== build 61 ==
## AudDSP
module AudDSP (
    input i_rst_n,
    input i_clk,
    input i_start,  
    input i_pause,  
    input [2:0] i_speed,
    input i_is_slow,
    input i_slow_mode,
    input i_daclrck,                
    input signed [15:0] i_sram_data,
    input [19:0] i_sram_stop_addr,  
    output signed [15:0] o_dac_data,
    output o_en,                    
    output o_is_pause,
    output [19:0] o_sram_addr
);
For scale: roughly 6000 cells after synthesis, ~84 flip-flops, ~33000 µm² of cells after synthesis.
clock: 117.0 ns
lec_check: 0
abc_area: 1
cap_margin: 0
cell_pad_in_sites_detail_placement: 2
cell_pad_in_sites_global_placement: 1
core_aspect_ratio: 0.58
core_margin: 6
core_utilization: 40
cts_cluster_diameter: 308
cts_cluster_size: 58
gpl_routability_driven: 1
gpl_timing_driven: 0
max_routing_layer: met4
setup_slack_margin: 5.0
slew_margin: 0
tns_end_percent: 45
run.sh (not shown) runs the stock make flow with config.mk's settings and CLKGATE_MAP_FILE=.
Run status, build 61: aborted in 3_5_place_dp, error DPL-0033
Setup changes, build 61 to build 28
- clearing GPL_ROUTABILITY_DRIVEN, which used to be 1
- clearing CTS_CLUSTER_SIZE, which used to be 58
- clearing TNS_END_PERCENT, which used to be 45
- clearing CELL_PAD_IN_SITES_DETAIL_PLACEMENT, which used to be 2
- clearing ABC_AREA, which used to be 1
- swapping 0 for 20 in SLEW_MARGIN
- clearing MAX_ROUTING_LAYER, which used to be met4
- clearing CORE_ASPECT_RATIO, which used to be 0.58
- clearing CTS_CLUSTER_DIAMETER, which used to be 308
- clearing CELL_PAD_IN_SITES_GLOBAL_PLACEMENT, which used to be 1
- clearing SETUP_SLACK_MARGIN, which used to be 5.0
- clearing GPL_TIMING_DRIVEN, which used to be 0
- swapping 6 for 2 in CORE_MARGIN
- swapping 0 for 20 in CAP_MARGIN
- swapping 117.0 for 100.0 in the clock period (ns, I/O delays scaled along)
Findings:
The number of cells in the yosys synthesis report of build 28 falls short of that of build 61 by 34%. On pre-placement core utilization, build 61 and build 28 are neck and neck. Of build 61 and build 28, build 61 shows the lower placement row count, with build 28 above it. Build 28 against build 61: last weighted congestion value of the routability-driven placer saw a decrease; die size moved down; area of the synthesized netlist per yosys stat has decreased; post-synthesis simple-gate area fraction now sits lower. Post-synthesis share of cell area spent on and-or and or-and gates, build 61 and build 28, higher one = build 28. Taking build 61 as 1.0, build 28 lands at 0.66 on count of mapped cells out of synthesis. Build 28: done, clean on timing, DRC and antenna. In the flow results for build 61 and build 28, the multiplexer area fraction after synthesis is smaller on build 61.
> inputs changed (build 28 -> build 3)
- PLACE_DENSITY now 0.54, previously not set
- CTS_CLUSTER_DIAMETER now 43, previously not set
- CAP_MARGIN now 30, was 20
- CELL_PAD_IN_SITES_GLOBAL_PLACEMENT now 3, previously not set
- MAX_ROUTING_LAYER now met4, previously not set
- SLEW_MARGIN now 0, was 20
- GPL_ROUTABILITY_DRIVEN now 1, previously not set
- CORE_UTILIZATION now 68, was 40
Results
Taking build 28 as the reference, in build 3 register share after synthesis was more or less identical; width of the die went down by about 23%; vertical die dimension went down by 62 µm. Of build 28 and build 3, the run reporting the higher die area was build 28. Build 3 did not finish; the tool stopped in 3_1_place_gp_skip_io with error GPL-0301. From build 3 to build 28, xor and xnor area share after synthesis did not move at all. Comparing build 28 and build 3, the higher pre-placement core utilization is on build 3. In the reports for build 28 and build 3, the larger placeable core area belongs to build 28. Delta (build 3 minus build 28): cell total in the yosys stat output now sits at about the same level, synthesized cell count held.
What build 56 does differently from build 3 at the input level:
- CAP_MARGIN now 20, was 30
- PLACE_DENSITY no longer set, was 0.54
- CORE_UTILIZATION now 40, was 68
- CTS_CLUSTER_DIAMETER no longer set, was 43
- MAX_ROUTING_LAYER no longer set, was met4
- CELL_PAD_IN_SITES_GLOBAL_PLACEMENT no longer set, was 3
- SLEW_MARGIN now 20, was 0
- GPL_ROUTABILITY_DRIVEN no longer set, was 1
- the clock period (ns, I/O delays scaled along) now 87.7, was 100.0
- Build 56 ended with every stage complete and zero timing, DRC or antenna violations.
- Build 56 reports a higher y dimension of the die than build 3 does.
- The floorplan core density of build 56 falls short of that of build 3 by 28 points.
- Going from build 3 to build 56, number of standard-cell rows in the floorplan rose by 22, die area rose by about 70%, number of distinct library cell variants in the gate-level netlist after synthesis stayed essentially flat, chip area line of the yosys report stayed essentially flat, die width rose by about 30%.
- Delta (build 56 minus build 3): area share of and/or/nand/nor cells after synthesis roughly the same; synthesized netlist cell count roughly the same.
> inputs changed (build 56 -> build 24)
- CAP_MARGIN now 0, was 20
- CORE_UTILIZATION now 46, was 40
- CORE_ASPECT_RATIO now 0.5, previously not set
- the clock period (ns, I/O delays scaled along) now 100.0, was 87.7
## What came out
- Comparing build 24 and build 56, global-route usage is higher on build 24.
- Per the comparison of build 24 with build 56, mapped cell area did not really move; instance count on the critical path has increased; layout overhead on the synthesized area down 1.5 points; post-detailed-route via-to-cell ratio rose by about 4%.
